==> flow/design.v <==
`timescale 1ns/1ps   
module fp_arithmetic_sequence_generator (
    input wire clk,                   
    input wire rst_n,                 
    input wire activate,              
    input wire [31:0] a1,             
    input wire [31:0] d,              
    input wire [31:0] n,              
    input wire [31:0] saddr,          
    output reg done,                  
    output reg [31:0] mem_addr,       
    output reg [31:0] mem_wdata,      
    output reg mem_write,             
    input wire mem_ready              
);
    localparam IDLE = 3'b000;        
    localparam INIT = 3'b001;        
    localparam LOAD_ADD = 3'b010;    
    localparam WAIT_ADD = 3'b011;    
    localparam MEM_WRITE = 3'b100;   
    localparam WAIT_MEM = 3'b101;    
    localparam UPDATE = 3'b110;      
    localparam FINISH = 3'b111;      
    reg [2:0] state;                 
    reg [31:0] counter;              
    reg [31:0] current_term;         
    reg [31:0] add_a, add_b;        
    reg add_start;                   
    wire [31:0] add_result;          
    wire add_done;                   
    fp_adder fp_add_inst (
        .clk(clk),
        .rst_n(rst_n),
        .a(add_a),
        .b(add_b),
        .start(add_start),
        .result(add_result),
        .done(add_done)
    );
    always @(posedge clk or negedge rst_n) begin
        if (!rst_n) begin
            state <= IDLE;
            counter <= 32'b0;
            current_term <= 32'b0;
            done <= 1'b0;
            add_start <= 1'b0;
            add_a <= 32'b0;
            add_b <= 32'b0;
            mem_addr <= 32'b0;
            mem_wdata <= 32'b0;
            mem_write <= 1'b0;
        end else begin
            add_start <= 1'b0;
            mem_write <= 1'b0;
            case (state)
                IDLE: begin
                    counter <= 32'b0;
                    done <= 1'b0;
                    if (activate) begin
                        state <= INIT;   
                    end
                end
                INIT: begin
                    current_term <= a1;          
                    counter <= 32'b0;            
                    mem_addr <= saddr;           
                    if (n == 32'b0)
                        state <= FINISH;         
                    else
                        state <= MEM_WRITE;      
                end
                LOAD_ADD: begin
                    add_a <= current_term;
                    add_b <= d;
                    add_start <= 1'b1;           
                    state <= WAIT_ADD;
                end
                WAIT_ADD: begin
                    if (add_done) begin
                        state <= MEM_WRITE;      
                    end
                end
                MEM_WRITE: begin
                    mem_wdata <= (counter == 0) ? a1 : add_result;
                    mem_write <= 1'b1;           
                    state <= WAIT_MEM;
                end
                WAIT_MEM: begin
                    if (mem_ready) begin
                        mem_addr <= mem_addr + 4;  
                        counter <= counter + 1'b1;  
                        if ((counter + 32'd1) >= n) begin
                            state <= FINISH;
                        end else if (counter == 0) begin
                            current_term <= a1;
                            state <= LOAD_ADD;   
                        end else begin
                            current_term <= add_result;
                            state <= LOAD_ADD;
                        end
                    end
                end
                FINISH: begin
                    done <= 1'b1;               
                    if (!activate) begin
                        state <= IDLE;          
                    end
                end
                default: state <= IDLE;         
            endcase
        end
    end
endmodule
module fp_adder (
    input wire clk,
    input wire rst_n,
    input wire [31:0] a,         
    input wire [31:0] b,         
    input wire start,            
    output reg [31:0] result,    
    output reg done              
);
    reg [31:0] a_reg, b_reg;    
    reg a_sign, b_sign;          
    reg [7:0] a_exp, b_exp;      
    reg [23:0] a_mant, b_mant;   
    reg [7:0] result_exp;        
    reg result_sign;             
    reg [24:0] result_mant;      
    reg [7:0] exp_diff;          
    localparam IDLE = 3'h0;       
    localparam UNPACK = 3'h1;     
    localparam ALIGN = 3'h2;      
    localparam ADD = 3'h3;        
    localparam NORMALIZE = 3'h4;  
    localparam PACK = 3'h5;       
    reg [2:0] state;
    always @(posedge clk or negedge rst_n) begin
        if (!rst_n) begin
            state <= IDLE;
            result <= 32'b0;
            done <= 1'b0;
        end else begin
            done <= 1'b0;   
            case (state)
                IDLE: begin
                    if (start) begin
                        a_reg <= a;   
                        b_reg <= b;
                        state <= UNPACK;
                    end
                end
                UNPACK: begin
                    a_sign <= a_reg[31];
                    a_exp <= a_reg[30:23];
                    a_mant <= {1'b1, a_reg[22:0]};   
                    b_sign <= b_reg[31];
                    b_exp <= b_reg[30:23];
                    b_mant <= {1'b1, b_reg[22:0]};   
                    state <= ALIGN;
                end
                ALIGN: begin
                    if (a_exp > b_exp) begin
                        exp_diff <= a_exp - b_exp;
                        b_mant <= ((a_exp - b_exp) > 24) ? 24'b0 : (b_mant >> (a_exp - b_exp));
                        result_exp <= a_exp;
                    end else begin
                        exp_diff <= b_exp - a_exp;
                        a_mant <= ((b_exp - a_exp) > 24) ? 24'b0 : (a_mant >> (b_exp - a_exp));
                        result_exp <= b_exp;
                    end
                    state <= ADD;
                end
                ADD: begin
                    if (a_sign == b_sign) begin
                        result_mant <= a_mant + b_mant;
                        result_sign <= a_sign;
                    end else begin
                        if (a_mant >= b_mant) begin
                            result_mant <= a_mant - b_mant;
                            result_sign <= a_sign;
                        end else begin
                            result_mant <= b_mant - a_mant;
                            result_sign <= b_sign;
                        end
                    end
                    state <= NORMALIZE;
                end
                NORMALIZE: begin
                    if (result_mant[24]) begin
                        result_mant <= result_mant >> 1;
                        result_exp <= result_exp + 1;
                        state <= PACK;
                    end else if (result_mant[23:0] != 0) begin
                        if (!result_mant[23]) begin
                            result_mant <= result_mant << 1;
                            result_exp <= result_exp - 1;
                        end else begin
                            state <= PACK;
                        end
                    end else begin
                        result_exp <= 8'b0;
                        state <= PACK;
                    end
                end
                PACK: begin
                    result <= {result_sign, result_exp, result_mant[22:0]};
                    done <= 1'b1;   
                    state <= IDLE;
                end
                default: state <= IDLE;   
            endcase
        end
    end
endmodule
clock: 1.06 ns
lec_check: 0
cap_margin: 20
cell_pad_in_sites_detail_placement: 0
cell_pad_in_sites_global_placement: 0
core_margin: 2
core_utilization: 65
cts_cluster_diameter: 127
cts_cluster_size: 50
max_routing_layer: met5
setup_slack_margin: 0.31
slew_margin: 30
run.sh (not shown) runs the stock make flow with config.mk's settings and CLKGATE_MAP_FILE=.
The first run ended with an error in 5_1_grt with GRT-0232.
Rerun with:
- CELL_PAD_IN_SITES_DETAIL_PLACEMENT: 0 -> default
- CELL_PAD_IN_SITES_GLOBAL_PLACEMENT: 0 -> default
- CORE_UTILIZATION: 65 -> 72
- CTS_CLUSTER_DIAMETER: 127 -> 345
- CTS_CLUSTER_SIZE: 50 -> 13
- MAX_ROUTING_LAYER: met5 -> default
- SETUP_SLACK_MARGIN: 0.31 -> default
- SLEW_MARGIN: 30 -> 20
- clock period: 1.06 -> 9.39 ns (I/O delays scaled with it)
- With this change the flow completed with no timing, DRC or antenna violations
- synthesized cell count stays the same
- synthesized area does not change
- die area came out lower by roughly a tenth

* * *

## north
Starts from the design.v that is shown in full above.
Settings: LEC_CHECK=0, CAP_MARGIN=20, CELL_PAD_IN_SITES_DETAIL_PLACEMENT=0, CELL_PAD_IN_SITES_GLOBAL_PLACEMENT=0, CORE_MARGIN=2, CORE_UTILIZATION=63, CTS_CLUSTER_DIAMETER=74, CTS_CLUSTER_SIZE=25, MAX_ROUTING_LAYER=met5, SLEW_MARGIN=30; clock period 3.21 ns.
Although it ran to completion, north produced a layout that fails the final checks because of capacitance limit, slew limit, setup timing.
The inputs of south differ from those of north as listed below.
- CORE_UTILIZATION changed from 63 to 70
- MAX_ROUTING_LAYER removed (was met5)
- CELL_PAD_IN_SITES_GLOBAL_PLACEMENT removed (was 0)
- CTS_CLUSTER_SIZE removed (was 25)
- CELL_PAD_IN_SITES_DETAIL_PLACEMENT removed (was 0)
- CTS_CLUSTER_DIAMETER removed (was 74)
- SETUP_SLACK_MARGIN newly set to 0.61
- SLEW_MARGIN changed from 30 to 20
- the clock period (ns, I/O delays scaled along) changed from 3.21 to 4.34
Findings:
Of south and north, the lower measured slew at the worst slew-check pin belongs to south.
Summary of the comparison: maximum frequency from static timing analysis is lower in south, relative to north.
Fraction of area in clock buffers and inverters in south vs north: up 1.8 points
| north | all stages done | FAIL | capacitance limit, slew limit, setup timing |
Every stage of south finished as expected; the final checks, on the other hand, flagged setup timing, which means the layout fails.
Looking at weighted congestion at the end of routability-driven global placement, south sits above north.
south: number of placed instances, taps included lower than north
south ends up with a first-pass GRT wire length that is 0.97% higher than in north.
north has a higher standby leakage power than south.
Relative to north, areal power density over the cells has gone down in south.
The clock skew on north is in line with that on south.

* * *

RTL: the design.v shown in full above, as it stands there.
==> flow/config.mk <==
export PLATFORM = sky130hd
export DESIGN_NAME = fp_arithmetic_sequence_generator
export DESIGN_NICKNAME = fp_arithmetic_sequence_generator
export VERILOG_FILES = /design/flow/design.v
export SDC_FILE = /design/flow/constraint.sdc
export NUM_CORES = 4
export LEC_CHECK = 0
export ABC_AREA = 1
export CAP_MARGIN = 20
export CELL_PAD_IN_SITES_DETAIL_PLACEMENT = 2
export CORE_MARGIN = 4
export CORE_UTILIZATION = 40
export GPL_ROUTABILITY_DRIVEN = 0
export SETUP_SLACK_MARGIN = 2.83
export SLEW_MARGIN = 15
export TNS_END_PERCENT = 90
==> flow/constraint.sdc <==
create_clock -name core_clock -period 12.0 [get_ports {clk}]
set_input_delay 2.4000 -clock core_clock [delete_from_list [all_inputs] [get_ports {clk}]]
set_output_delay 2.4000 -clock core_clock [all_outputs]
set_load 0.01 [all_outputs]
Edit:
- ABC_AREA: 1 -> unset
- CELL_PAD_IN_SITES_DETAIL_PLACEMENT: 2 -> unset
- CORE_MARGIN: 4 -> 2
- GPL_ROUTABILITY_DRIVEN: 0 -> unset
- SETUP_SLACK_MARGIN: 2.83 -> unset
- SLEW_MARGIN: 15 -> 20
- TNS_END_PERCENT: 90 -> unset
Outcome:
- worst setup slack gets better by 1.9 ns
- routed wire length drops by well over a third
- total power is lower by a quarter to a third
Edit:
- clock period: 12.0 -> 5.32 ns (I/O delays scaled with it)
What happened:
- The new run completed without violations
- routed wire length climbs by 3.2%
- sequential cell count is unchanged
- sequential share of layout area drops by 0.16 points
- clock power climbs by 110%
- utilization climbs by 0.21 points
- worst setup slack gets worse by 6.2 ns
- cell area climbs by 0.44%
Edit:
- ABC_AREA: unset -> 1
- CELL_PAD_IN_SITES_DETAIL_PLACEMENT: unset -> 2
- CORE_MARGIN: 2 -> 10
- SLEW_MARGIN: 20 -> 15
- TNS_END_PERCENT: unset -> 90
- clock period: 5.32 -> 12.0 ns (I/O delays scaled with it)
Effect:
- global-route usage increases by 11 points
- setup slack improved by 4.7 ns
- total power decreases by 34%
- wire length increases by 79%
Power is estimated from default activity; no workload was simulated.
